==> flow/design.v <==
module mux2 #(parameter WIDTH = 8) (
        input  wire             sel,
        input  wire [WIDTH-1:0] a,
        input  wire [WIDTH-1:0] b, 
        output wire [WIDTH-1:0] y
    );
    assign y = (sel) ? b : a;
endmodule
module adder (
        input  wire [31:0] a,
        input  wire [31:0] b,
        output wire [31:0] y
    );
    assign y = a + b;
endmodule
module dreg # (parameter WIDTH = 32) (
        input  wire             clk,
        input  wire             rst,
        input  wire [WIDTH-1:0] d,
        output reg  [WIDTH-1:0] q
    );
    always @ (posedge clk, posedge rst) begin
        if (rst) q <= 0;
        else     q <= d;
    end
endmodule
module flopenr #(parameter WIDTH = 8)
    (
        input clk, reset, en,
        input [WIDTH-1:0] d,
        output reg [WIDTH-1:0] q
    );
    always @(posedge clk, posedge reset)
    begin
      if(reset) q<=0;
      else if(en) q<=d;
      else q<=q;
    end
endmodule
module signext (
        input  wire [15:0] a,
        output wire [31:0] y
    );
    assign y = {{16{a[15]}}, a};
endmodule
module regfile (
        input  wire        clk,
        input  wire        we,
        input  wire [4:0]  ra1,
        input  wire [4:0]  ra2,
        input  wire [4:0]  ra3,
        input  wire [4:0]  wa,
        input  wire [31:0] wd,
        output wire [31:0] rd1,
        output wire [31:0] rd2,
        output wire [31:0] rd3
    );
    reg [31:0] rf [0:31];
    always @ (posedge clk) begin
        if (we) rf[wa] <= wd;
    end
    assign rd1 = (ra1 == 0) ? 0 : rf[ra1];
    assign rd2 = (ra2 == 0) ? 0 : rf[ra2];
    assign rd3 = (ra3 == 0) ? 0 : rf[ra3];
endmodule
module alu (
        input  wire [2:0]  op,
        input  wire [31:0] a,
        input  wire [31:0] b,
        output wire        zero,
        output wire  [31:0] y,
        output wire  [31:0] y_hi
    );
    reg [63:0] y_total;
    assign {y_hi, y} = y_total;
    assign zero = (y == 0);
    always @ (op, a, b) begin
        case (op)
            3'b000: y_total = a & b;
            3'b001: y_total = a | b;
            3'b010: y_total = a + b;
            3'b011: y_total = a * b;  
            3'b100: y_total = b << a[4:0];  
            3'b101: y_total = b >> a[4:0];  
            3'b110: y_total = a - b;
            3'b111: y_total = (a < b) ? 1 : 0;
        endcase
    end
endmodule
module datapath (
        input  wire        clk,
        input  wire        rst,
        input  wire        jal,
        input  wire        branch,
        input  wire        jump,
        input  wire        reg_jump,
        input  wire        reg_dst,
        input  wire        we_reg,
        input  wire        alu_src,
        input  wire [1:0]  dm2reg,
        input  wire        we_hilo,
        input  wire        alu_out_sel,
        input  wire        hilo_sel,
        input  wire        shift_mux_sel,
        input  wire [2:0]  alu_ctrl,
        input  wire [4:0]  ra3,
        input  wire [31:0] instr,
        input  wire [31:0] rd_dm,
        output wire [31:0] pc_current,
        output wire [31:0] alu_mux_out,
        output wire [31:0] wd_dm,
        output wire [31:0] rd3,
        output wire [31:0] wd_rf,
        output wire [4:0] rf_wa
    );
    wire [4:0]  reg_addr;
    wire        pc_src;
    wire [31:0] pc_plus4;
    wire [31:0] pc_pre;
    wire [31:0] pc_next;
    wire [31:0] pc_rj_plus4;
    wire [31:0] sext_imm;
    wire [31:0] ba;
    wire [31:0] bta;
    wire [31:0] jta;
    wire [31:0] rd1_out;
    wire [31:0] alu_pa;
    wire [31:0] alu_pb;
    wire [31:0] alu_mem_out;
    wire        zero;
    wire [64-1:0] hilo_d, hilo_q;
    wire [32-1:0] hi_q, lo_q;
    wire [32-1:0] alu_out_hi;
    wire [32-1:0] hilo_mux_out;
    wire [32-1:0] alu_out;
    wire [4:0] shift_rd1_out;
    assign pc_src = branch & zero;
    assign ba = {sext_imm[29:0], 2'b00};
    assign jta = {pc_plus4[31:28], instr[25:0], 2'b00};
    dreg pc_reg (
            .clk            (clk),
            .rst            (rst),
            .d              (pc_next),
            .q              (pc_current)
        );
    adder pc_plus_4 (
            .a              (pc_current),
            .b              (32'd4),
            .y              (pc_plus4)
        );
    adder pc_plus_br (
            .a              (pc_plus4),
            .b              (ba),
            .y              (bta)
        );
    mux2 #(32) pc_reg_jmp_mux (
            .sel            (reg_jump),
            .a              (pc_plus4),
            .b              (rd1_out),
            .y              (pc_rj_plus4)
        );
    mux2 #(32) pc_src_mux (
            .sel            (pc_src),
            .a              (pc_rj_plus4),
            .b              (bta),
            .y              (pc_pre)
        );
    mux2 #(32) pc_jmp_mux (
            .sel            (jump),
            .a              (pc_pre),
            .b              (jta),
            .y              (pc_next)
        );
    mux2 #(5) rf_wa_mux (
            .sel            (reg_dst),
            .a              (instr[20:16]),
            .b              (instr[15:11]),
            .y              (reg_addr)
        );
    mux2 #(5) reg_addr_mux (
            .sel            (jal),
            .a              (reg_addr),
            .b              (5'h1F),
            .y              (rf_wa)
        );
    regfile rf (
            .clk            (clk),
            .we             (we_reg),
            .ra1            (instr[25:21]),
            .ra2            (instr[20:16]),
            .ra3            (ra3),
            .wa             (rf_wa),
            .wd             (wd_rf),
            .rd1            (rd1_out),
            .rd2            (wd_dm),
            .rd3            (rd3)
        );
    signext se (
            .a              (instr[15:0]),
            .y              (sext_imm)
        );
    mux2 #(32) alu_pb_mux (
            .sel            (alu_src),
            .a              (wd_dm),
            .b              (sext_imm),
            .y              (alu_pb)
        );
    assign alu_pa = {rd1_out[31:5], shift_rd1_out};
    mux2 #(5) shift_rd1_mux (
        .sel    (shift_mux_sel),
        .a      (rd1_out[4:0]),
        .b      (instr[10:6]),
        .y      (shift_rd1_out)
    );
    alu alu (
            .op             (alu_ctrl),
            .a              (alu_pa),
            .b              (alu_pb),
            .zero           (zero),
            .y              (alu_out),
            .y_hi           (alu_out_hi)
        );
    mux2 #(32) alu_mem_mux (
            .sel            (dm2reg),
            .a              (alu_mux_out),
            .b              (rd_dm),
            .y              (alu_mem_out)
        );
    mux2 #(32) rf_wd_mux (
            .sel            (jal),
            .a              (alu_mem_out),
            .b              (pc_plus4),
            .y              (wd_rf)
        );
    assign {hi_q, lo_q} = hilo_q;
    assign hilo_d = {alu_out_hi, alu_out};
    flopenr #(64) hilo_reg (
        .clk    (clk),
        .reset  (rst),
        .en     (we_hilo),
        .d      (hilo_d),
        .q      (hilo_q)
    );
    mux2 #(32) hilo_out_mux (
        .sel    (hilo_sel),
        .a      (lo_q),
        .b      (hi_q),
        .y    (hilo_mux_out)
    );
    mux2 #(32) alu_out_mux (
        .sel    (alu_out_sel),
        .a      (alu_out),
        .b      (hilo_mux_out),
        .y    (alu_mux_out)
    );
endmodule
module maindec (
        input  wire [5:0] opcode,
        output wire       jal,
        output wire       branch,
        output wire       jump,
        output wire       reg_dst,
        output wire       we_reg,
        output wire       alu_src,
        output wire       we_dm,
        output wire       dm2reg,
        output wire [1:0] alu_op
    );
    reg [9:0] ctrl;
    assign {jal, branch, jump, reg_dst, we_reg, alu_src, we_dm, dm2reg, alu_op} = ctrl;
    always @ (opcode) begin
        case (opcode)
            6'b00_0000: ctrl = 'b0_0_0_1_1_0_0_0_10;  
            6'b00_1000: ctrl = 'b0_0_0_0_1_1_0_0_00;  
            6'b00_0100: ctrl = 'b0_1_0_0_0_0_0_0_01;  
            6'b00_0010: ctrl = 'b0_0_1_0_0_0_0_0_00;  
            6'b00_0011: ctrl = 'b1_0_1_0_1_0_0_0_00;  
            6'b10_1011: ctrl = 'b0_0_0_0_0_1_1_0_00;  
            6'b10_0011: ctrl = 'b0_0_0_0_1_1_0_1_00;  
            default:    ctrl = 'bx_x_x_x_x_x_x_x_xx;
        endcase
    end
endmodule
module auxdec (
        input  wire [1:0] alu_op,
        input  wire [5:0] funct,
        output wire [2:0] alu_ctrl,
        output wire       hilo_sel,
        output wire       alu_out_sel,
        output wire       we_hilo,
        output wire       reg_jump,
        output wire       shift_mux_sel,
        output wire       we_reg_aux
    );
    reg [8:0] ctrl;
    assign {we_reg_aux, shift_mux_sel, reg_jump, we_hilo, alu_out_sel, hilo_sel, alu_ctrl} = ctrl;
    always @ (alu_op, funct) begin
        case (alu_op)
            2'b00: ctrl = 'b0_0_0_0_0_0_010;           
            2'b01: ctrl = 'b0_0_0_0_0_0_110;           
            default: case (funct)
                6'b10_0100: ctrl = 'b0_0_0_0_0_0_000;  
                6'b10_0101: ctrl = 'b0_0_0_0_0_0_001;  
                6'b10_0000: ctrl = 'b0_0_0_0_0_0_010;  
                6'b10_0010: ctrl = 'b0_0_0_0_0_0_110;  
                6'b10_1010: ctrl = 'b0_0_0_0_0_0_111;  
                6'b01_1001: ctrl = 'b1_0_0_1_0_0_011;  
                6'b01_0000: ctrl = 'b0_0_0_0_1_1_000;  
                6'b01_0010: ctrl = 'b0_0_0_0_1_0_000;  
                6'b00_1000: ctrl = 'b0_0_1_0_0_0_000;  
                6'b00_0000: ctrl = 'b0_1_0_0_0_0_100;  
                6'b00_0010: ctrl = 'b0_1_0_0_0_0_101;  
                default:    ctrl = 'bx_x_x_x_x_xxx;
            endcase
        endcase
    end
endmodule
module controlunit (
        input  wire [5:0]  opcode,
        input  wire [5:0]  funct,
        output wire        jal,
        output wire        branch,
        output wire        jump,
        output wire        reg_jump,
        output wire        reg_dst,
        output wire        we_reg,
        output wire        alu_src,
        output wire        we_dm,
        output wire        dm2reg,
        output wire        hilo_sel,
        output wire        alu_out_sel,
        output wire        we_hilo,
        output wire        shift_mux_sel,
        output wire [2:0]  alu_ctrl
    );
    wire [1:0] alu_op;
    wire we_reg_main, we_reg_aux;
    mux2 #(1) we_reg_mux (
            .sel            (we_reg_aux),
            .a              (we_reg_main),
            .b              (1'b0),
            .y              (we_reg)
        );
    maindec md (
        .opcode         (opcode),
        .jal            (jal),
        .branch         (branch),
        .jump           (jump),
        .reg_dst        (reg_dst),
        .we_reg         (we_reg_main),
        .alu_src        (alu_src),
        .we_dm          (we_dm),
        .dm2reg         (dm2reg),
        .alu_op         (alu_op)
    );
    auxdec ad (
        .alu_op         (alu_op),
        .funct          (funct),
        .alu_ctrl       (alu_ctrl),
        .hilo_sel       (hilo_sel),
        .alu_out_sel    (alu_out_sel),
        .we_hilo        (we_hilo),
        .reg_jump       (reg_jump),
        .shift_mux_sel  (shift_mux_sel),
        .we_reg_aux      (we_reg_aux)
    );
endmodule
module mips (
        input  wire        clk,
        input  wire        rst,
        input  wire [4:0]  ra3,
        input  wire [31:0] instr,
        input  wire [31:0] rd_dm,
        output wire        we_dm,
        output wire [31:0] pc_current,
        output wire [31:0] alu_out,
        output wire [31:0] wd_dm,
        output wire [31:0] rd3,
        output wire [31:0] wd_rf,
        output wire [4:0] rf_wa
    );
    wire       jal;
    wire       branch;
    wire       jump;
    wire       reg_jump;
    wire       reg_dst;
    wire       we_reg;
    wire       alu_src;
    wire       dm2reg;
    wire       we_hilo;
    wire       hilo_sel;
    wire       alu_out_sel;
    wire       shift_mux_sel;
    wire [2:0] alu_ctrl;
    datapath dp (
            .clk            (clk),
            .rst            (rst),
            .jal            (jal),
            .branch         (branch),
            .jump           (jump),
            .reg_jump       (reg_jump),
            .reg_dst        (reg_dst),
            .we_reg         (we_reg),
            .alu_src        (alu_src),
            .dm2reg         (dm2reg),
            .hilo_sel       (hilo_sel),
            .alu_out_sel    (alu_out_sel),
            .we_hilo        (we_hilo),
            .shift_mux_sel  (shift_mux_sel),
            .alu_ctrl       (alu_ctrl),
            .ra3            (ra3),
            .instr          (instr),
            .rd_dm          (rd_dm),
            .pc_current     (pc_current),
            .alu_mux_out    (alu_out),
            .wd_dm          (wd_dm),
            .rd3            (rd3),
            .wd_rf          (wd_rf),
            .rf_wa          (rf_wa)
        );
    controlunit cu (
            .opcode         (instr[31:26]),
            .funct          (instr[5:0]),
            .jal            (jal),
            .branch         (branch),
            .jump           (jump),
            .reg_jump       (reg_jump),
            .reg_dst        (reg_dst),
            .we_reg         (we_reg),
            .alu_src        (alu_src),
            .we_dm          (we_dm),
            .dm2reg         (dm2reg),
            .hilo_sel       (hilo_sel),
            .alu_out_sel    (alu_out_sel),
            .we_hilo        (we_hilo),
            .shift_mux_sel  (shift_mux_sel),
            .alu_ctrl       (alu_ctrl)
        );
endmodule
==> flow/run.sh <==
#!/bin/bash
# the make line also repeats each setting of config.mk as NAME=value (left out here)
make -C /OpenROAD-flow-scripts/flow DESIGN_CONFIG=/design/flow/config.mk WORK_HOME=/design/flow/orfs CLKGATE_MAP_FILE= finish
==> flow/config.mk <==
export PLATFORM = sky130hd
export DESIGN_NAME = mips
export DESIGN_NICKNAME = mips
export VERILOG_FILES = /design/flow/design.v
export SDC_FILE = /design/flow/constraint.sdc
export NUM_CORES = 4
export LEC_CHECK = 0
export CAP_MARGIN = 20
export CORE_ASPECT_RATIO = 0.67
export CORE_MARGIN = 6
export CORE_UTILIZATION = 41
export CTS_CLUSTER_DIAMETER = 250
export GPL_ROUTABILITY_DRIVEN = 1
export HOLD_SLACK_MARGIN = 0.13
export MAX_ROUTING_LAYER = met4
export MIN_ROUTING_LAYER = met1
export PLACE_DENSITY_LB_ADDON = 0.1
export SETUP_SLACK_MARGIN = 1.0
export SLEW_MARGIN = 20
export TNS_END_PERCENT = 45
==> flow/constraint.sdc <==
create_clock -name core_clock -period 22.5 [get_ports {clk}]
set_input_delay 4.5000 -clock core_clock [delete_from_list [all_inputs] [get_ports {clk}]]
set_output_delay 4.5000 -clock core_clock [all_outputs]
set_load 0.01 [all_outputs]
==> results of run 1 <==
-- repair_timing --
| action | CTS | global route |
|---|---|---|
| gates resized | 1 | 27 |
| setup buffers | 0 | 0 |
| gates cloned | 0 | 3 |
| endpoints found under the setup margin | 2 | 10 |
| endpoints found under the hold margin | 0 | 0 |
-- final cells by class --
cell class | count | area, um^2 | share of cell area
multi-input combinational | 5949 | 64000 | 0.556
sequential | 1120 | 33200 | 0.288
timing repair buffer | 680 | 5950 | 0.0517
tap | 3322 | 4160 | 0.0361
inverter | 1053 | 3980 | 0.0346
clock buffer | 134 | 2960 | 0.0257
clock inverter | 75 | 771 | 0.00670
antenna | 35 | 87.6 | 0.000761
-- through the flow --
stage / hold WS [ns] / setup slack, ns
after floorplan: 0.440 / 1.28
after global placement: 0.460 / 1.13
after detailed placement: 0.463 / 0.990
after CTS: 0.480 / 1.07
after global routing: 0.496 / 1.00
final: 0.476 / 1.15
-- per-layer routing --
metal,GRT usage,vias to the layer above
met2,0.492,6426
li1,-,31700
met5,-,-
met1,0.556,43000
met4,0.153,0
met3,0.157,899
==> flow_summary.json, run 1 <==
{
  "run_status": "finished clean",
  "worstPathMaxFanout": 24,
  "fin_worst_skew_ns": 0.0474,
  "drt-initial-drc-count": 12900,
  "globalRouteTotalUtil": 0.391,
  "cp_num_buf_inv": 10,
  "log.warning_count": 91,
  "floorplan.initialDensity": 0.415,
  "muxShareOfSynthArea": 0.215,
  "antenna_left": 0,
  "crit_path_end": "wd_rf[29]",
  "setup_crit_start": "instr[19]",
  "simple_gate_area_share": 0.0893,
  "rr_startpoint": "dp.rf.rf[30][4]$_DFFE_PP_",
  "post_drt_wl_per_cell_um": 41.2,
  "dpl_cell_area_mm2": 0.111,
  "finalWirelength_um": 509000,
  "placed_cells_incl_taps": 12100,
  "ao_oa_area_frac": 0.0756,
  "synth.cells.most_frequent": "edfxtp_1, inv_1, nand2_1, fa_1, mux4_2",
  "required_ns": 18.00,
  "core_mm2": 0.248,
  "cpLargestDelayFamily": "adder cells",
  "edf_count": 1024,
  "reg2reg_setup_slack_ns": 9.62,
  "rows": 149,
  "detail_route.vias_per_cell": 6.63,
  "critPathArrivalTime_ns": 16.85,
  "final_hold_viol_count": 0,
  "netlist.area_leader.share": 0.299,
  "metal1_wirelength_um": 210000,
  "hp-class": "flop to flop",
  "synth.yosys.warnings": 8,
  "fp.dieArea_mm2": 0.263,
  "setup-violations-final": 0,
  "fin_area_mm2": 0.115,
  "worst_hold_startpoint": "dp.hilo_reg.q[23]$_DFFE_PP0P_",
  "vias_in_the_first_global_route": 79800,
  "grt_pass1_wl_um": 691000,
  "fin_cells": 12400,
  "maxCapViolations": 0,
  "netlist_area_mm2": 0.103,
  "clock_tree.root_cell": "clkbuf_16",
  "fmaxAchievable_ghz": 0.0468,
  "dr_total_vias": 82000,
  "capturing_point_of_the_worst_reg2reg_path": "dp.pc_reg.q[11]$_DFF_PP0_",
  "hpwlAfterDp_um": 375000,
  "timing.max_slew.rel_slack": 0.152,
  "critical-path-max-stage-delay_ns": 0.77,
  "gpl.final_weighted_congestion": 1.08,
  "finalWorstPathRequiredPeriod_ns": 21.35,
  "synth_chip_area_mm2": 0.103,
  "rsz0062_at_grt": "no",
  "setup.worst_path.class": "primary input to primary output",
  "clk_ins_delay_skew_pair_ns": 0.79,
  "drcViolationCount": 0,
  "path_depth_of_the_worst_reg2reg_path": 37,
  "yosys_register_bits": 1120,
  "hold_buffers": 0,
  "layout.filler_cells": 22700,
  "tritoncts_sinks": 1120,
  "timing.setup.tns_ns": 0,
  "synth.cellmix.xorXnorShare": 0.0113,
  "finish.net_count": 10300,
  "cts_tree": "done",
  "top_cells_by_area": "edfxtp_1, fa_1, mux4_2",
  "synthDistinctLibCells": 98,
  "grt_max_degree": 90,
  "ys_dominant_reg_cell": "edfxtp_1",
  "drt_pass1_iterations": 8,
  "post_synth_inst_count": 8719,
  "worst_slew_pin_slew_ns": 1.27,
  "end_kind": "primary output",
  "crit_path_top_delay_cell": "xnor2_1",
  "cts_buffers": 113,
  "worstHoldPathCells": 2,
  "h_tree_levels": 3,
  "post_synth_fa_ha_maj_area_fraction": 0.223,
  "placement.io_buffers": 236,
  "start_kind": "primary input",
  "finalCritPeriodShare": 0.949,
  "layout-area-overhead-vs-synth_pct": 12.0,
  "topCombFamilyByArea": "adder cells",
  "synth.net_count": 10100,
  "io_pins": 237,
  "detailroute.wirelength.met2_um": 194000,
  "seq_area_frac_synth": 0.323,
  "clk_pin_slew_worst_paths_ns": 0.07,
  "yosysCellCount": 8719,
  "grt.overflow.total": 0,
  "post-synth-top-area-cell": "edfxtp_1",
  "detailroute.wirelength.met3_um": 79200,
  "dieWidth_um": 624,
  "grt_antenna_before_repair": 48,
  "finalMaxSlewViolations": 0,
  "die.size.y_um": 422,
  "worstSetupPathDepth": 40,
  "top_layer_used": "met4",
  "timing.hold.worst_endpoint": "dp.hilo_reg.q[23]$_DFFE_PP0P_",
  "layout.core_utilization": 0.465,
  "average_footprint_of_a_synthesized_cell_um2": 11.8,
  "cts-root-to-sink-buffers": 3,
  "synth_async_sr_flop_share": 0.0857
}
==> inputs of run 2 (changes only) <==
Settings changed: CORE_ASPECT_RATIO 0.67 to unset, CORE_MARGIN 6 to 2, CORE_UTILIZATION 41 to 72, CTS_CLUSTER_DIAMETER 250 to 354, GPL_ROUTABILITY_DRIVEN 1 to unset, HOLD_SLACK_MARGIN 0.13 to unset, MAX_ROUTING_LAYER met4 to unset, MIN_ROUTING_LAYER met1 to unset, PLACE_DENSITY set to 0.43, PLACE_DENSITY_LB_ADDON 0.1 to unset, SETUP_SLACK_MARGIN 1.0 to -1.81, TNS_END_PERCENT 45 to unset.
Clock period 22.5 ns to 18.5 ns, I/O delays scaled along.
==> flow_summary.json, run 2 <==
{
  "run_status": "did not finish",
  "stop_stage": "5_1_grt",
  "error_message": "[ERROR GRT-0116] Global routing finished with congestion. Check the congestion regions in the DRC Viewer.",
  "cts-root-to-sink-buffers": 3,
  "floorplan.initialDensity": 0.726,
  "synth.net_count": 10100,
  "h_tree_levels": 3,
  "simple_gate_area_share": 0.0893,
  "average_footprint_of_a_synthesized_cell_um2": 11.8,
  "post_synth_fa_ha_maj_area_fraction": 0.223,
  "yosys_register_bits": 1120,
  "topCombFamilyByArea": "adder cells",
  "muxShareOfSynthArea": 0.215,
  "synth_async_sr_flop_share": 0.0857,
  "dieWidth_um": 382,
  "io_pins": 237,
  "placed_cells_incl_taps": 10800,
  "synth.yosys.warnings": 8,
  "post_cts_resized": 0,
  "post_cts.repair.setup_buffers": 0,
  "gpl.final_weighted_congestion": 1.18,
  "rows": 138,
  "post-synth-top-area-cell": "edfxtp_1",
  "synthDistinctLibCells": 98,
  "netlist_area_mm2": 0.103,
  "seq_area_frac_synth": 0.323,
  "grt.overflow.total": 719,
  "die.size.y_um": 382,
  "top_cells_by_area": "edfxtp_1, fa_1, mux4_2",
  "synth.cells.most_frequent": "edfxtp_1, inv_1, nand2_1, fa_1, mux4_2",
  "globalRouteTotalUtil": 0.874,
  "cts_buffers": 116,
  "edf_count": 1024,
  "synth_chip_area_mm2": 0.103,
  "dpl_cell_area_mm2": 0.111,
  "netlist.area_leader.share": 0.299,
  "hold_buffers": 0,
  "tritoncts_sinks": 1120,
  "placement.io_buffers": 236,
  "clock_tree.root_cell": "clkbuf_16",
  "synth.cellmix.xorXnorShare": 0.0113,
  "ao_oa_area_frac": 0.0756,
  "fp.dieArea_mm2": 0.146,
  "post_synth_inst_count": 8719,
  "post-place-ws_ns": 0.0678,
  "yosysCellCount": 8719,
  "ys_dominant_reg_cell": "edfxtp_1",
  "core_mm2": 0.142,
  "hpwlAfterDp_um": 357000
}
-- run 2: per-layer routing --
metal	GRT overflow	GRT usage
met1	87	0.879
met2	269	0.966
met3	112	0.802
met4	228	0.835
met5	23	0.635
==> inputs of run 3 (changes only) <==
Settings changed: CELL_PAD_IN_SITES_GLOBAL_PLACEMENT set to 3, CORE_ASPECT_RATIO set to 0.51, CORE_MARGIN 2 to 7, CORE_UTILIZATION 72 to 60, CTS_CLUSTER_DIAMETER 354 to unset, CTS_CLUSTER_SIZE set to 35, GPL_ROUTABILITY_DRIVEN set to 0, GPL_TIMING_DRIVEN set to 0, HOLD_SLACK_MARGIN set to 0.25, MAX_ROUTING_LAYER set to met4, SETUP_SLACK_MARGIN -1.81 to -0.54, SLEW_MARGIN 20 to 25, TNS_END_PERCENT set to 5.
Clock period 18.5 ns to 11.4 ns, I/O delays scaled along.
==> flow_summary.json, run 3 <==
{
  "core_mm2": 0.170,
  "synth.cellmix.xorXnorShare": 0.0113,
  "synth.cells.most_frequent": "edfxtp_1, inv_1, nand2_1, fa_1, mux4_2",
  "post_synth_inst_count": 8719,
  "stop_stage": "3_1_place_gp_skip_io",
  "netlist_area_mm2": 0.103,
  "muxShareOfSynthArea": 0.215,
  "yosysCellCount": 8719,
  "post_synth_fa_ha_maj_area_fraction": 0.223,
  "top_cells_by_area": "edfxtp_1, fa_1, mux4_2",
  "rows": 108,
  "run_status": "did not finish",
  "average_footprint_of_a_synthesized_cell_um2": 11.8,
  "error_message": "[ERROR GPL-0301] Utilization 109.699 % exceeds 100%.",
  "seq_area_frac_synth": 0.323,
  "floorplan.initialDensity": 0.604,
  "synth.yosys.warnings": 8,
  "edf_count": 1024,
  "synth.net_count": 10100,
  "ys_dominant_reg_cell": "edfxtp_1",
  "netlist.area_leader.share": 0.299,
  "synth_chip_area_mm2": 0.103,
  "ao_oa_area_frac": 0.0756,
  "topCombFamilyByArea": "adder cells",
  "post-synth-top-area-cell": "edfxtp_1",
  "fp.dieArea_mm2": 0.184,
  "dieWidth_um": 593,
  "simple_gate_area_share": 0.0893,
  "synthDistinctLibCells": 98,
  "yosys_register_bits": 1120,
  "synth_async_sr_flop_share": 0.0857,
  "die.size.y_um": 310
}
==> inputs of run 4 (changes only) <==
Settings changed: CELL_PAD_IN_SITES_GLOBAL_PLACEMENT 3 to unset, CORE_ASPECT_RATIO 0.51 to unset, CORE_MARGIN 7 to 2, CORE_UTILIZATION 60 to 40, CTS_CLUSTER_SIZE 35 to unset, GPL_ROUTABILITY_DRIVEN 0 to unset, GPL_TIMING_DRIVEN 0 to unset, HOLD_SLACK_MARGIN 0.25 to unset, MAX_ROUTING_LAYER met4 to unset, PLACE_DENSITY 0.43 to 0.6, SETUP_SLACK_MARGIN -0.54 to 1.0, SLEW_MARGIN 25 to 20, TNS_END_PERCENT 5 to unset.
Clock period 11.4 ns to 30.8 ns, I/O delays scaled along.
==> flow_summary.json, run 4 <==
{
  "post-synth-top-area-cell": "edfxtp_1",
  "drt_pass1_iterations": 6,
  "fmaxAchievable_ghz": 0.0374,
  "placement.io_buffers": 236,
  "seq_area_frac_synth": 0.323,
  "cts_tree": "done",
  "synth_chip_area_mm2": 0.103,
  "rr_startpoint": "dp.rf.rf[13][5]$_DFFE_PP_",
  "crit_path_end": "wd_rf[31]",
  "muxShareOfSynthArea": 0.215,
  "timing.hold.worst_endpoint": "dp.hilo_reg.q[52]$_DFFE_PP0P_",
  "crit_path_top_delay_cell": "buf_4",
  "io_pins": 237,
  "cpLargestDelayFamily": "adder cells",
  "maxCapViolations": 0,
  "finish.net_count": 10200,
  "rsz0062_at_grt": "no",
  "floorplan.initialDensity": 0.401,
  "h_tree_levels": 3,
  "worst_hold_startpoint": "dp.hilo_reg.q[52]$_DFFE_PP0P_",
  "start_kind": "primary input",
  "required_ns": 24.64,
  "cts-root-to-sink-buffers": 3,
  "hpwlAfterDp_um": 323000,
  "layout-area-overhead-vs-synth_pct": 11.3,
  "synth_async_sr_flop_share": 0.0857,
  "clk_ins_delay_skew_pair_ns": 0.81,
  "fp.dieArea_mm2": 0.261,
  "synth.cells.most_frequent": "edfxtp_1, inv_1, nand2_1, fa_1, mux4_2",
  "timing.max_slew.rel_slack": 0.165,
  "finalWorstPathRequiredPeriod_ns": 26.70,
  "grt.overflow.total": 0,
  "synth.net_count": 10100,
  "fin_worst_hold_slack_ns": 0.479,
  "fin_worst_skew_ns": 0.0692,
  "setup-violations-final": 0,
  "rows": 186,
  "setup_slack_ns": 4.10,
  "clk_pin_slew_worst_paths_ns": 0.06,
  "average_footprint_of_a_synthesized_cell_um2": 11.8,
  "worstSetupPathDepth": 39,
  "synth.cellmix.xorXnorShare": 0.0113,
  "post_drt_wl_per_cell_um": 37.8,
  "detail_route.vias_per_cell": 6.55,
  "post_cts_resized": 0,
  "globalRouteTotalUtil": 0.353,
  "layout.core_utilization": 0.446,
  "dpl_cell_area_mm2": 0.110,
  "reg2reg_setup_slack_ns": 15.73,
  "worst_slew_pin_slew_ns": 1.25,
  "topCombFamilyByArea": "adder cells",
  "ao_oa_area_frac": 0.0756,
  "edf_count": 1024,
  "critPathArrivalTime_ns": 20.54,
  "antenna_left": 0,
  "critical-path-top-cell-by-count": "fa_1",
  "gpl.final_weighted_congestion": 1.09,
  "dr_total_vias": 80600,
  "post-place-ws_ns": 4.26,
  "path_depth_of_the_worst_reg2reg_path": 37,
  "grt_antenna_before_repair": 22,
  "hold_buffers": 0,
  "drcViolationCount": 0,
  "finalMaxSlewViolations": 0,
  "post_cts.repair.setup_buffers": 0,
  "hp-class": "flop to flop",
  "setup_crit_start": "instr[21]",
  "yosysCellCount": 8719,
  "cts_buffers": 116,
  "simple_gate_area_share": 0.0893,
  "clock_tree.root_cell": "clkbuf_16",
  "setup.worst_path.class": "primary input to primary output",
  "post_synth_fa_ha_maj_area_fraction": 0.223,
  "fin_area_mm2": 0.114,
  "grt_pass1_wl_um": 648000,
  "final_hold_viol_count": 0,
  "grt_max_degree": 106,
  "cp_num_buf_inv": 9,
  "core_mm2": 0.256,
  "top_cells_by_area": "edfxtp_1, fa_1, mux4_2",
  "timing.setup.tns_ns": 0,
  "worstHoldPathCells": 2,
  "log.warning_count": 99,
  "finalCritPeriodShare": 0.867,
  "synth.yosys.warnings": 8,
  "drt-initial-drc-count": 10200,
  "critical-path-max-stage-delay_ns": 0.90,
  "yosys_register_bits": 1120,
  "post_synth_inst_count": 8719,
  "netlist_area_mm2": 0.103,
  "finalWirelength_um": 465000,
  "netlist.area_leader.share": 0.299,
  "worstPathMaxFanout": 94,
  "synthDistinctLibCells": 98,
  "die.size.y_um": 511,
  "ys_dominant_reg_cell": "edfxtp_1",
  "end_kind": "primary output",
  "vias_in_the_first_global_route": 82900,
  "capturing_point_of_the_worst_reg2reg_path": "dp.pc_reg.q[12]$_DFF_PP0_",
  "dieWidth_um": 511,
  "run_status": "finished clean",
  "tritoncts_sinks": 1120
}
## run 4: area by class of cell
cell class                 count  area (um^2)
sequential                  1120        33200
inverter                    1053         3960
antenna                       14         35.0
fill                       23400       142000
timing repair buffer         560         4860
tap                         3384         4230
multi-input combinational   5949        63900
clock buffer                 130         2960
clock inverter                90         1270
## run 4: routing by layer
layer	GRT usage	up-vias	wire length [um]	share of wire
met2	0.546	5867	208000	0.45
met3	0.0798	1648	49300	0.11
li1	-	31400	-	-
met4	0.299	6	48500	0.10
met5	0	-	31	0.000067
met1	0.420	41700	159000	0.34
## run 4: stage by stage
step | std cells
final | 12300
after global routing | 12300
after CTS | 12300
after detailed placement | 12100
after global placement | 12100
after floorplan | 8719
==> inputs of run 5 (changes only) <==
Settings changed: ABC_AREA set to 1, CTS_CLUSTER_DIAMETER set to 132, MIN_ROUTING_LAYER set to met2, PLACE_DENSITY 0.6 to unset, SETUP_SLACK_MARGIN 1.0 to unset.
Clock period 30.8 ns to 20.0 ns, I/O delays scaled along.
==> flow_summary.json, run 5 <==
{
  "globalRouteTotalUtil": 0.738,
  "post_cts_resized": 0,
  "post-synth-top-area-cell": "edfxtp_1",
  "cts-root-to-sink-buffers": 4,
  "gpl.final_weighted_congestion": 1.18,
  "io_pins": 237,
  "synthMostInstantiatedCell": "nand2_1",
  "placement.io_buffers": 236,
  "synth.cellmix.xorXnorShare": 0.00576,
  "topCombFamilyByArea": "simple AND/OR/NAND/NOR gates",
  "simple_gate_area_share": 0.245,
  "hold_buffers": 0,
  "tritoncts_sinks": 1120,
  "hpwlAfterDp_um": 427000,
  "netlist.area_leader.share": 0.285,
  "synth.yosys.warnings": 8,
  "grt.overflow.total": 6,
  "synthDistinctLibCells": 61,
  "stop_stage": "5_1_grt",
  "rows": 190,
  "synth.net_count": 15300,
  "core_mm2": 0.268,
  "dieWidth_um": 524,
  "post_synth_inst_count": 14000,
  "post_synth_fa_ha_maj_area_fraction": 0.212,
  "fp.dieArea_mm2": 0.274,
  "floorplan.initialDensity": 0.402,
  "average_footprint_of_a_synthesized_cell_um2": 7.73,
  "ao_oa_area_frac": 0.138,
  "ys_dominant_reg_cell": "edfxtp_1",
  "synth_chip_area_mm2": 0.108,
  "cts_buffers": 146,
  "error_message": "[ERROR GRT-0116] Global routing finished with congestion. Check the congestion regions in the DRC Viewer.",
  "run_status": "did not finish",
  "h_tree_levels": 4,
  "top_cells_by_area": "edfxtp_1, fa_1, nand2_1",
  "clock_tree.root_cell": "clkbuf_16",
  "yosysCellCount": 14000,
  "edf_count": 1024,
  "die.size.y_um": 524,
  "seq_area_frac_synth": 0.307,
  "post_cts.repair.setup_buffers": 0,
  "synth.cells.most_frequent": "nand2_1, nor2_1, inv_1, nand3_1, o21ai_0",
  "post-place-ws_ns": 0.144,
  "netlist_area_mm2": 0.108,
  "muxShareOfSynthArea": 0.000185,
  "synth_async_sr_flop_share": 0.0857,
  "yosys_register_bits": 1120
}
run 5: stage by stage:
| stage | instances | instance area [um^2] |
|---|---|---|
| after floorplan | 14000 | 108000 |
| after CTS | 17600 | 121000 |
| after detailed placement | 17400 | 116000 |
| after global placement | 17400 | 116000 |
run 5: layer usage:
metal  GRT overflow  track usage
met1              -            -
met2              0        0.767
met3              1        0.854
met4              4        0.510
met5              1        0.613
==> inputs of run 6 (changes only) <==
Settings changed: ABC_AREA 1 to unset, CTS_CLUSTER_DIAMETER 132 to unset, MIN_ROUTING_LAYER met2 to unset, PLACE_DENSITY set to 0.6, SETUP_SLACK_MARGIN set to 0.99.
Clock period 20.0 ns to 19.0 ns, I/O delays scaled along.
==> flow_summary.json, run 6 <==
{
  "run_status": "finished clean",
  "crit_path_top_delay_cell": "a21oi_2",
  "end_kind": "primary output",
  "dr_total_vias": 82500,
  "synth.cells.most_frequent": "edfxtp_1, inv_1, nand2_1, fa_1, mux4_2",
  "multi_input_combinational_cell_area_mm2": 0.0645,
  "layout-area-overhead-vs-synth_pct": 16.4,
  "topCombFamilyByArea": "adder cells",
  "synth.cellmix.xorXnorShare": 0.0113,
  "seq_area_frac_synth": 0.323,
  "required_ns": 15.20,
  "clk_ins_delay_skew_pair_ns": 0.84,
  "fmaxAchievable_ghz": 0.0554,
  "timing.hold.worst_endpoint": "dp.hilo_reg.q[30]$_DFFE_PP0P_",
  "finalMaxSlewViolations": 0,
  "synthDistinctLibCells": 98,
  "cts_buffers": 118,
  "drcViolationCount": 0,
  "core_mm2": 0.256,
  "simple_gate_area_share": 0.0893,
  "average_footprint_of_a_synthesized_cell_um2": 11.8,
  "ys_dominant_reg_cell": "edfxtp_1",
  "cts_tree": "done",
  "layout.core_utilization": 0.467,
  "worstSetupPathDepth": 44,
  "vias_in_the_first_global_route": 84300,
  "hpwlAfterDp_um": 348000,
  "setup.worst_path.class": "primary input to primary output",
  "hold_buffers": 0,
  "reg2reg_setup_slack_ns": 6.07,
  "cts-root-to-sink-buffers": 3,
  "dpl_cell_area_mm2": 0.113,
  "antenna_left": 0,
  "synth_chip_area_mm2": 0.103,
  "post_synth_inst_count": 8719,
  "post_synth_fa_ha_maj_area_fraction": 0.223,
  "rows": 186,
  "post-synth-top-area-cell": "edfxtp_1",
  "fin_area_mm2": 0.120,
  "grt_max_degree": 88,
  "clock_tree.root_cell": "clkbuf_16",
  "timing.max_slew.rel_slack": 0.0904,
  "layout.filler_cells": 23000,
  "gpl.final_weighted_congestion": 1.08,
  "worst_slew_pin_slew_ns": 1.33,
  "fin_cells": 12700,
  "synth.yosys.warnings": 8,
  "fin_worst_hold_slack_ns": 0.484,
  "edf_count": 1024,
  "final-seq-area_mm2": 0.0332,
  "die.size.y_um": 511,
  "final_hold_viol_count": 0,
  "maxCapViolations": 0,
  "muxShareOfSynthArea": 0.215,
  "placement.io_buffers": 236,
  "log.warning_count": 94,
  "cpLargestDelayFamily": "adder cells",
  "fp.dieArea_mm2": 0.261,
  "yosys_register_bits": 1120,
  "top_cells_by_area": "edfxtp_1, fa_1, mux4_2",
  "netlist.area_leader.share": 0.299,
  "worstHoldPathCells": 1,
  "rr_startpoint": "dp.rf.rf[7][2]$_DFFE_PP_",
  "finalWirelength_um": 483000,
  "grt_pass1_wl_um": 666000,
  "capturing_point_of_the_worst_reg2reg_path": "dp.pc_reg.q[3]$_DFF_PP0_",
  "setup_slack_ns": 0.933,
  "start_kind": "primary input",
  "timing.setup.tns_ns": 0,
  "tritoncts_sinks": 1120,
  "finish.net_count": 10600,
  "grt_antenna_before_repair": 35,
  "hp-class": "flop to flop",
  "critical-path-max-stage-delay_ns": 0.69,
  "io_pins": 237,
  "netlist_area_mm2": 0.103,
  "finalWorstPathRequiredPeriod_ns": 18.07,
  "finalCritPeriodShare": 0.951,
  "synth_async_sr_flop_share": 0.0857,
  "path_depth_of_the_worst_reg2reg_path": 44,
  "dieWidth_um": 511,
  "grt.overflow.total": 0,
  "worstPathMaxFanout": 6,
  "yosysCellCount": 8719,
  "post-place-ws_ns": -0.251,
  "placed_cells_incl_taps": 12300,
  "rsz0062_at_grt": "yes",
  "crit_path_end": "wd_rf[19]",
  "h_tree_levels": 3,
  "floorplan.initialDensity": 0.401,
  "drt_pass1_iterations": 8,
  "cp_num_buf_inv": 15,
  "post_drt_wl_per_cell_um": 38.0,
  "setup-violations-final": 0,
  "drt-initial-drc-count": 10600,
  "synth.net_count": 10100,
  "detail_route.vias_per_cell": 6.49,
  "fin_worst_skew_ns": 0.101,
  "clk_pin_slew_worst_paths_ns": 0.06,
  "critPathArrivalTime_ns": 14.27,
  "ao_oa_area_frac": 0.0756,
  "globalRouteTotalUtil": 0.365,
  "setup_crit_start": "instr[21]",
  "worst_hold_startpoint": "dp.hilo_reg.q[30]$_DFFE_PP0P_"
}
## run 6: routing by layer
metal / part of all wire / vias up / wire (um) / global-route usage
met5: 0.00029 / - / 142 / 0
met4: 0.099 / 22 / 47800 / 0.287
met3: 0.11 / 1742 / 55300 / 0.0973
met2: 0.45 / 6103 / 216000 / 0.565
met1: 0.34 / 42400 / 164000 / 0.433
li1: - / 32200 / - / -
## run 6: timing repair
action | 4_1_cts | 5_1_grt
gates cloned | 12 | 6
gates resized | 181 | 166
pin swaps | 14 | 38
setup buffers | 43 | 58
endpoints found under the setup margin | 36 | 32
## run 6: layout make-up
cell class	instances	area share
multi-input cells	5949	0.540
flip-flops and latches	1120	0.277
repair buffers	964	0.0785
well taps	3384	0.0354
inverters	1053	0.0338
clock buffers	128	0.0250
clock inverters	94	0.00982
diodes	16	0.000335
==> inputs of run 7 (changes only) <==
Settings changed: CORE_ASPECT_RATIO set to 1.15, CORE_MARGIN 2 to 7, GPL_ROUTABILITY_DRIVEN set to 0, HOLD_SLACK_MARGIN set to 0.13, MAX_ROUTING_LAYER set to met5, PLACE_DENSITY 0.6 to unset, PLACE_DENSITY_LB_ADDON set to 0.1, SETUP_SLACK_MARGIN 0.99 to 1.0.
Clock period 19.0 ns to 22.5 ns, I/O delays scaled along.
==> flow_summary.json, run 7 <==
{
  "run_status": "finished clean",
  "hold_buffers": 0,
  "post-synth-top-area-cell": "edfxtp_1",
  "critical-path-top-cell-by-count": "fa_1",
  "post_synth_fa_ha_maj_area_fraction": 0.223,
  "top_layer_used": "met5",
  "setup.worst_path.class": "primary input to primary output",
  "grt_max_degree": 122,
  "placement.io_buffers": 236,
  "synth.cells.most_frequent": "edfxtp_1, inv_1, nand2_1, fa_1, mux4_2",
  "worstPathMaxFanout": 26,
  "cts_tree": "done",
  "simple_gate_area_share": 0.0893,
  "core_mm2": 0.255,
  "hp-class": "flop to flop",
  "final-seq-area_mm2": 0.0332,
  "clock_tree.root_cell": "clkbuf_16",
  "average_footprint_of_a_synthesized_cell_um2": 11.8,
  "drt-initial-drc-count": 9395,
  "reg2reg_setup_slack_ns": 9.37,
  "rr_startpoint": "dp.rf.rf[20][7]$_DFFE_PP_",
  "layout.filler_cells": 23700,
  "finalWorstPathRequiredPeriod_ns": 21.27,
  "antenna_left": 0,
  "synth.yosys.warnings": 8,
  "topCombFamilyByArea": "adder cells",
  "detailroute.wirelength.met3_um": 44200,
  "seq_area_frac_synth": 0.323,
  "fin_worst_hold_slack_ns": 0.475,
  "timing.setup.tns_ns": 0,
  "die.size.y_um": 557,
  "timing.max_slew.rel_slack": 0.141,
  "yosys_register_bits": 1120,
  "ys_dominant_reg_cell": "edfxtp_1",
  "hpwlAfterDp_um": 331000,
  "fin_cells": 12400,
  "setup-violations-final": 0,
  "timing.hold.worst_endpoint": "dp.hilo_reg.q[41]$_DFFE_PP0P_",
  "synth_async_sr_flop_share": 0.0857,
  "finish.net_count": 10200,
  "synth_chip_area_mm2": 0.103,
  "capturing_point_of_the_worst_reg2reg_path": "dp.pc_reg.q[24]$_DFF_PP0_",
  "worstSetupPathDepth": 36,
  "rows": 199,
  "drt_pass1_iterations": 9,
  "synth.net_count": 10100,
  "finalWirelength_um": 472000,
  "synth.cellmix.xorXnorShare": 0.0113,
  "ao_oa_area_frac": 0.0756,
  "finalCritPeriodShare": 0.946,
  "setup_crit_start": "instr[23]",
  "dieWidth_um": 487,
  "grt_antenna_before_repair": 34,
  "clk_ins_delay_skew_pair_ns": 0.78,
  "cts-root-to-sink-buffers": 3,
  "final_hold_viol_count": 0,
  "end_kind": "primary output",
  "post_synth_inst_count": 8719,
  "tritoncts_sinks": 1120,
  "vias_in_the_first_global_route": 83000,
  "crit_path_end": "wd_rf[29]",
  "clk_pin_slew_worst_paths_ns": 0.06,
  "worst_slew_pin_slew_ns": 1.28,
  "grt.overflow.total": 0,
  "placed_cells_incl_taps": 12100,
  "top_cells_by_area": "edfxtp_1, fa_1, mux4_2",
  "metal1_wirelength_um": 158000,
  "maxCapViolations": 0,
  "floorplan.initialDensity": 0.402,
  "edf_count": 1024,
  "fmaxAchievable_ghz": 0.0470,
  "io_pins": 237,
  "finalMaxSlewViolations": 0,
  "grt_pass1_wl_um": 653000,
  "worst_hold_startpoint": "dp.hilo_reg.q[41]$_DFFE_PP0P_",
  "path_depth_of_the_worst_reg2reg_path": 36,
  "synthDistinctLibCells": 98,
  "post_drt_wl_per_cell_um": 38.0,
  "required_ns": 18.00,
  "muxShareOfSynthArea": 0.215,
  "h_tree_levels": 3,
  "detail_route.vias_per_cell": 6.45,
  "layout-area-overhead-vs-synth_pct": 11.9,
  "start_kind": "primary input",
  "cpLargestDelayFamily": "adder cells",
  "crit_path_top_delay_cell": "nor2_4",
  "cp_num_buf_inv": 8,
  "rsz0062_at_grt": "no",
  "globalRouteTotalUtil": 0.342,
  "yosysCellCount": 8719,
  "fp.dieArea_mm2": 0.271,
  "worstHoldPathCells": 2,
  "cts_buffers": 117,
  "drcViolationCount": 0,
  "multi_input_combinational_cell_area_mm2": 0.0640,
  "detailroute.wirelength.met2_um": 219000,
  "fin_worst_skew_ns": 0.0557,
  "critPathArrivalTime_ns": 16.77,
  "critical-path-max-stage-delay_ns": 0.83,
  "log.warning_count": 94,
  "dr_total_vias": 80200,
  "netlist_area_mm2": 0.103,
  "netlist.area_leader.share": 0.299
}
## run 7: timing repair
item / CTS / global route
setup endpoints to repair: 3 / 3
setup buffers: 4 / 11
cloned: 0 / 1
pin swaps: 1 / 2
gates resized: 7 / 24
## run 7: metal layers
metal,track usage,up-vias
met2,0.555,5258
met5,0.00262,-
met3,0.0805,1779
met4,0.281,20
met1,0.384,41500
li1,-,31600
## run 7: area by class of cell
cell class | count | area share
clock buffers | 129 | 0.0260
repair buffers | 630 | 0.0487
well taps | 3417 | 0.0372
clock inverters | 94 | 0.00808
diodes | 27 | 0.000588
flip-flops and latches | 1120 | 0.288
multi-input cells | 5949 | 0.556
inverters | 1053 | 0.0347
## run 7: through the flow
step / instance area, um^2 / utilization / worst slack (ns)
3_3_place_gp: 111000 / 0.433 / 0.620
4_1_cts: 115000 / 0.449 / 1.02
3_5_place_dp: 111000 / 0.433 / 0.584
6_report: 115000 / 0.450 / 1.23
5_1_grt: 115000 / 0.450 / 1.02
2_1_floorplan: 103000 / - / 1.28
==> inputs of run 8 (changes only) <==
Settings changed: ABC_AREA set to 1, CORE_ASPECT_RATIO 1.15 to unset, CORE_MARGIN 7 to 2, CORE_UTILIZATION 40 to 68, CTS_CLUSTER_DIAMETER set to 351, CTS_CLUSTER_SIZE set to 95, GPL_ROUTABILITY_DRIVEN 0 to unset, HOLD_SLACK_MARGIN 0.13 to unset, MAX_ROUTING_LAYER met5 to unset, PLACE_DENSITY set to 0.38, PLACE_DENSITY_LB_ADDON 0.1 to unset, TNS_END_PERCENT set to 10.
Clock period 22.5 ns to 9.35 ns, I/O delays scaled along.
==> flow_summary.json, run 8 <==
{
  "cts-root-to-sink-buffers": 3,
  "netlist_area_mm2": 0.108,
  "error_message": "[ERROR GRT-0232] Routing congestion too high. Check the congestion heatmap in the GUI.",
  "simple_gate_area_share": 0.245,
  "post_synth_fa_ha_maj_area_fraction": 0.212,
  "synth_chip_area_mm2": 0.108,
  "placement.io_buffers": 236,
  "io_pins": 237,
  "edf_count": 1024,
  "topCombFamilyByArea": "simple AND/OR/NAND/NOR gates",
  "synth.yosys.warnings": 8,
  "synth.cellmix.xorXnorShare": 0.00576,
  "yosysCellCount": 14000,
  "muxShareOfSynthArea": 0.000185,
  "average_footprint_of_a_synthesized_cell_um2": 7.73,
  "post-place-ws_ns": -4.48,
  "ao_oa_area_frac": 0.138,
  "ys_dominant_reg_cell": "edfxtp_1",
  "clock_tree.root_cell": "clkbuf_16",
  "globalRouteTotalUtil": 0.805,
  "netlist.area_leader.share": 0.285,
  "post-synth-top-area-cell": "edfxtp_1",
  "placed_cells_incl_taps": 17500,
  "synthDistinctLibCells": 61,
  "gpl.final_weighted_congestion": 1.26,
  "fp.dieArea_mm2": 0.162,
  "synth_async_sr_flop_share": 0.0857,
  "run_status": "did not finish",
  "h_tree_levels": 1,
  "grt.overflow.total": 843,
  "floorplan.initialDensity": 0.684,
  "hpwlAfterDp_um": 386000,
  "stop_stage": "5_1_grt",
  "yosys_register_bits": 1120,
  "cts_buffers": 15,
  "synth.cells.most_frequent": "nand2_1, nor2_1, inv_1, nand3_1, o21ai_0",
  "die.size.y_um": 403,
  "core_mm2": 0.158,
  "rows": 146,
  "top_cells_by_area": "edfxtp_1, fa_1, nand2_1",
  "synth.net_count": 15300,
  "tritoncts_sinks": 1120,
  "post_synth_inst_count": 14000,
  "seq_area_frac_synth": 0.307,
  "synthMostInstantiatedCell": "nand2_1",
  "dieWidth_um": 403
}
==> run 8: timing repair <==
action                                  in CTS
setup buffers                              181
endpoints found under the setup margin    1012
gates resized                              788
hold buffers                                 0
gates cloned                                38
pin swaps                                  157
==> run 8: through the flow <==
step / hold slack (ns) / instance area [um^2] / TNS, ns
after floorplan: 0.444 / 110000 / -406.97
after global placement: 0.462 / 129000 / -1848.94
after detailed placement: 0.465 / 129000 / -2138.17
after CTS: 0.525 / 135000 / -840.35
==> run 8: metal layers <==
| layer | GRT overflow | GRT usage |
|---|---|---|
| met2 | 430 | 0.932 |
| met5 | 10 | 0.411 |
| met1 | 105 | 0.819 |
| met4 | 183 | 0.756 |
| met3 | 115 | 0.701 |
==> inputs of run 9 (changes only) <==
Settings changed: ABC_AREA 1 to unset, CORE_UTILIZATION 68 to 66, CTS_CLUSTER_DIAMETER 351 to unset, CTS_CLUSTER_SIZE 95 to 23, PLACE_DENSITY 0.38 to 0.6, TNS_END_PERCENT 10 to unset.
Clock period 9.35 ns to 12.5 ns, I/O delays scaled along.
==> flow_summary.json, run 9 <==
{
  "post_synth_inst_count": 8719,
  "core_mm2": 0.154,
  "ao_oa_area_frac": 0.0756,
  "fp.dieArea_mm2": 0.159,
  "edf_count": 1024,
  "post-synth-top-area-cell": "edfxtp_1",
  "gpl.final_weighted_congestion": 1.20,
  "clock_tree.root_cell": "clkbuf_16",
  "netlist_area_mm2": 0.103,
  "synth.net_count": 10100,
  "rows": 144,
  "h_tree_levels": 3,
  "synthDistinctLibCells": 98,
  "cts_buffers": 116,
  "ys_dominant_reg_cell": "edfxtp_1",
  "cts-root-to-sink-buffers": 3,
  "topCombFamilyByArea": "adder cells",
  "seq_area_frac_synth": 0.323,
  "tritoncts_sinks": 1120,
  "globalRouteTotalUtil": 0.933,
  "error_message": "[ERROR GRT-0116] Global routing finished with congestion. Check the congestion regions in the DRC Viewer.",
  "run_status": "did not finish",
  "synth_chip_area_mm2": 0.103,
  "hold_buffers": 0,
  "floorplan.initialDensity": 0.665,
  "synth.cells.most_frequent": "edfxtp_1, inv_1, nand2_1, fa_1, mux4_2",
  "netlist.area_leader.share": 0.299,
  "post_synth_fa_ha_maj_area_fraction": 0.223,
  "yosysCellCount": 8719,
  "stop_stage": "5_1_grt",
  "synth.cellmix.xorXnorShare": 0.0113,
  "post-place-ws_ns": -3.26,
  "hpwlAfterDp_um": 385000,
  "simple_gate_area_share": 0.0893,
  "placement.io_buffers": 236,
  "muxShareOfSynthArea": 0.215,
  "die.size.y_um": 399,
  "synth.yosys.warnings": 8,
  "top_cells_by_area": "edfxtp_1, fa_1, mux4_2",
  "dieWidth_um": 399,
  "yosys_register_bits": 1120,
  "average_footprint_of_a_synthesized_cell_um2": 11.8,
  "io_pins": 237,
  "synth_async_sr_flop_share": 0.0857,
  "grt.overflow.total": 3208
}
[run 9: through the flow]
| step | instances | cell area [um^2] |
|---|---|---|
| CTS | 12200 | 126000 |
| floorplan | 8719 | 104000 |
| detailed placement | 11800 | 118000 |
| global placement | 11800 | 118000 |
[run 9: metal layers]
layer / GRT overflow / GRT usage
met5: 79 / 0.792
met4: 909 / 0.934
met3: 412 / 0.875
met2: 1403 / 1.01
met1: 405 / 0.918
[run 9: timing repair]
item / CTS
hold endpoints to repair: 0
setup endpoints to repair: 858
gates resized: 725
pin swaps: 164
buffers inserted: 177
cloned: 13
==> inputs of run 10 (changes only) <==
Settings changed: CORE_UTILIZATION 66 to 68, CTS_CLUSTER_SIZE 23 to 42, SETUP_SLACK_MARGIN 1.0 to -0.96.
Clock period 12.5 ns to 14.2 ns, I/O delays scaled along.
==> flow_summary.json, run 10 <==
{
  "grt.overflow.total": 5447,
  "stop_stage": "5_1_grt",
  "floorplan.initialDensity": 0.685,
  "topCombFamilyByArea": "adder cells",
  "simple_gate_area_share": 0.0893,
  "synth.cells.most_frequent": "edfxtp_1, inv_1, nand2_1, fa_1, mux4_2",
  "gpl.final_weighted_congestion": 1.17,
  "post_synth_inst_count": 8719,
  "seq_area_frac_synth": 0.323,
  "globalRouteTotalUtil": 0.970,
  "post-synth-top-area-cell": "edfxtp_1",
  "ys_dominant_reg_cell": "edfxtp_1",
  "synth_async_sr_flop_share": 0.0857,
  "synth.yosys.warnings": 8,
  "die.size.y_um": 393,
  "synthDistinctLibCells": 98,
  "rows": 142,
  "muxShareOfSynthArea": 0.215,
  "run_status": "did not finish",
  "ao_oa_area_frac": 0.0756,
  "placement.io_buffers": 236,
  "yosys_register_bits": 1120,
  "h_tree_levels": 3,
  "tritoncts_sinks": 1120,
  "synth.cellmix.xorXnorShare": 0.0113,
  "dieWidth_um": 393,
  "hpwlAfterDp_um": 389000,
  "fp.dieArea_mm2": 0.154,
  "synth.net_count": 10100,
  "post_synth_fa_ha_maj_area_fraction": 0.223,
  "synth_chip_area_mm2": 0.103,
  "average_footprint_of_a_synthesized_cell_um2": 11.8,
  "top_cells_by_area": "edfxtp_1, fa_1, mux4_2",
  "netlist.area_leader.share": 0.299,
  "edf_count": 1024,
  "cts-root-to-sink-buffers": 3,
  "cts_buffers": 116,
  "yosysCellCount": 8719,
  "netlist_area_mm2": 0.103,
  "core_mm2": 0.150,
  "error_message": "[ERROR GRT-0116] Global routing finished with congestion. Check the congestion regions in the DRC Viewer.",
  "io_pins": 237,
  "clock_tree.root_cell": "clkbuf_16"
}
run 10: metal layers:
metal | global-route usage | GRT overflow
met5 | 0.815 | 108
met4 | 0.991 | 1329
met3 | 0.913 | 775
met2 | 1.05 | 2521
met1 | 0.941 | 714
run 10: stage by stage:
stage	instance area (um^2)	setup slack [ns]	instances
global placement	115000	-2.12	11500
CTS	121000	-1.46	11800
floorplan	103000	-1.08	8719
detailed placement	115000	-2.57	11500
run 10: timing repair:
action,4_1_cts
resized,360
hold buffers,0
gates cloned,15
buffers inserted,91
endpoints found under the setup margin,44
pin swaps,47
hold endpoints to repair,0
==> inputs of run 11 (changes only) <==
Settings changed: CORE_UTILIZATION 68 to 67, CTS_CLUSTER_SIZE 42 to unset, HOLD_SLACK_MARGIN set to 0.3.
Clock period 14.2 ns to 14.3 ns, I/O delays scaled along.
==> flow_summary.json, run 11 <==
{
  "dpl_cell_area_mm2": 0.115,
  "stop_stage": "5_1_grt",
  "dieWidth_um": 396,
  "io_pins": 237,
  "yosys_register_bits": 1120,
  "tritoncts_sinks": 1120,
  "ys_dominant_reg_cell": "edfxtp_1",
  "cts_buffers": 115,
  "post-synth-top-area-cell": "edfxtp_1",
  "top_cells_by_area": "edfxtp_1, fa_1, mux4_2",
  "synth_async_sr_flop_share": 0.0857,
  "placement.io_buffers": 236,
  "yosysCellCount": 8719,
  "synth.cells.most_frequent": "edfxtp_1, inv_1, nand2_1, fa_1, mux4_2",
  "post-place-ws_ns": -2.54,
  "synth.net_count": 10100,
  "hpwlAfterDp_um": 378000,
  "synthDistinctLibCells": 98,
  "muxShareOfSynthArea": 0.215,
  "netlist_area_mm2": 0.103,
  "error_message": "[ERROR GRT-0116] Global routing finished with congestion. Check the congestion regions in the DRC Viewer.",
  "ao_oa_area_frac": 0.0756,
  "fp.dieArea_mm2": 0.156,
  "post_synth_fa_ha_maj_area_fraction": 0.223,
  "netlist.area_leader.share": 0.299,
  "simple_gate_area_share": 0.0893,
  "rows": 143,
  "synth_chip_area_mm2": 0.103,
  "grt.overflow.total": 2987,
  "topCombFamilyByArea": "adder cells",
  "run_status": "did not finish",
  "seq_area_frac_synth": 0.323,
  "synth.yosys.warnings": 8,
  "post_synth_inst_count": 8719,
  "synth.cellmix.xorXnorShare": 0.0113,
  "h_tree_levels": 3,
  "globalRouteTotalUtil": 0.932,
  "die.size.y_um": 396,
  "core_mm2": 0.152,
  "edf_count": 1024,
  "clock_tree.root_cell": "clkbuf_16",
  "average_footprint_of_a_synthesized_cell_um2": 11.8,
  "cts-root-to-sink-buffers": 3,
  "gpl.final_weighted_congestion": 1.15,
  "floorplan.initialDensity": 0.676
}
run 11: routing by layer:
layer  overflow  global-route usage
met3        484               0.878
met5         74               0.734
met4        771               0.925
met1        430               0.918
met2       1228                1.01
run 11: metrics by stage:
| stage | util | hold slack, ns | TNS [ns] | instances |
|---|---|---|---|---|
| 2_1_floorplan | - | 0.440 | -20.03 | 8719 |
| 3_3_place_gp | 0.758 | 0.457 | -63.75 | 11500 |
| 3_5_place_dp | 0.758 | 0.463 | -81.20 | 11500 |
| 4_1_cts | 0.797 | 0.479 | -41.04 | 11800 |
run 11: timing repair:
item | in CTS
hold buffers | 0
gates cloned | 20
endpoints found under the hold margin | 0
gates resized | 304
buffers inserted | 70
pin swaps | 58
endpoints found under the setup margin | 41
==> inputs of run 12 (changes only) <==
Settings changed: ABC_AREA set to 1, CAP_MARGIN 20 to 5, CELL_PAD_IN_SITES_DETAIL_PLACEMENT set to 1, CORE_MARGIN 2 to 5, CORE_UTILIZATION 67 to 40, CTS_CLUSTER_DIAMETER set to 293, CTS_CLUSTER_SIZE set to 96, GPL_TIMING_DRIVEN set to 0, HOLD_SLACK_MARGIN 0.3 to 0.15, MAX_ROUTING_LAYER set to met4, MIN_ROUTING_LAYER set to met2, PLACE_DENSITY 0.6 to unset, PLACE_DENSITY_LB_ADDON set to 0.06, SETUP_SLACK_MARGIN -0.96 to 0.41.
Clock period 14.3 ns to 19.7 ns, I/O delays scaled along.
==> flow_summary.json, run 12 <==
{
  "run_status": "did not finish",
  "stop_stage": "5_1_grt",
  "error_message": "[ERROR GRT-0116] Global routing finished with congestion. Check the congestion regions in the DRC Viewer.",
  "fp.dieArea_mm2": 0.281,
  "clock_tree.root_cell": "clkbuf_16",
  "dieWidth_um": 530,
  "post_synth_inst_count": 14000,
  "globalRouteTotalUtil": 1.23,
  "synth.yosys.warnings": 8,
  "floorplan.initialDensity": 0.402,
  "cts_buffers": 16,
  "synthDistinctLibCells": 61,
  "average_footprint_of_a_synthesized_cell_um2": 7.73,
  "seq_area_frac_synth": 0.307,
  "synth_chip_area_mm2": 0.108,
  "ao_oa_area_frac": 0.138,
  "ys_dominant_reg_cell": "edfxtp_1",
  "netlist_area_mm2": 0.108,
  "synth_async_sr_flop_share": 0.0857,
  "hpwlAfterDp_um": 776000,
  "placement.io_buffers": 225,
  "io_pins": 237,
  "post_synth_fa_ha_maj_area_fraction": 0.212,
  "rows": 190,
  "topCombFamilyByArea": "simple AND/OR/NAND/NOR gates",
  "muxShareOfSynthArea": 0.000185,
  "synth.net_count": 15300,
  "h_tree_levels": 1,
  "simple_gate_area_share": 0.245,
  "tritoncts_sinks": 1120,
  "post-place-ws_ns": -4.97,
  "edf_count": 1024,
  "netlist.area_leader.share": 0.285,
  "synth.cellmix.xorXnorShare": 0.00576,
  "synthMostInstantiatedCell": "nand2_1",
  "yosysCellCount": 14000,
  "grt.overflow.total": 39300,
  "gpl.final_weighted_congestion": 1.87,
  "core_mm2": 0.268,
  "yosys_register_bits": 1120,
  "synth.cells.most_frequent": "nand2_1, nor2_1, inv_1, nand3_1, o21ai_0",
  "top_cells_by_area": "edfxtp_1, fa_1, nand2_1",
  "post-synth-top-area-cell": "edfxtp_1",
  "cts-root-to-sink-buffers": 3,
  "die.size.y_um": 530
}
## run 12: what timing repair did
item	4_1_cts
hold buffers	0
endpoints found under the hold margin	0
gates resized	934
pin swaps	65
gates cloned	1
endpoints found under the setup margin	88
setup buffers	82
## run 12: per-stage QoR
step / hold WS [ns] / instance area, um^2 / setup TNS (ns) / cells / utilization
2_1_floorplan: 0.444 / 108000 / 0 / 14000 / -
3_3_place_gp: 0.465 / 115000 / -4011.45 / 17800 / 0.427
3_5_place_dp: 0.475 / 123000 / -204.45 / 18100 / 0.458
4_1_cts: 0.535 / 127000 / 0 / 18200 / 0.474
## run 12: metal layers
| metal | GRT overflow | GRT usage |
|---|---|---|
| met5 | - | - |
| met1 | - | - |
| met2 | 7066 | 1.06 |
| met4 | 2831 | 0.942 |
| met3 | 29400 | 1.64 |
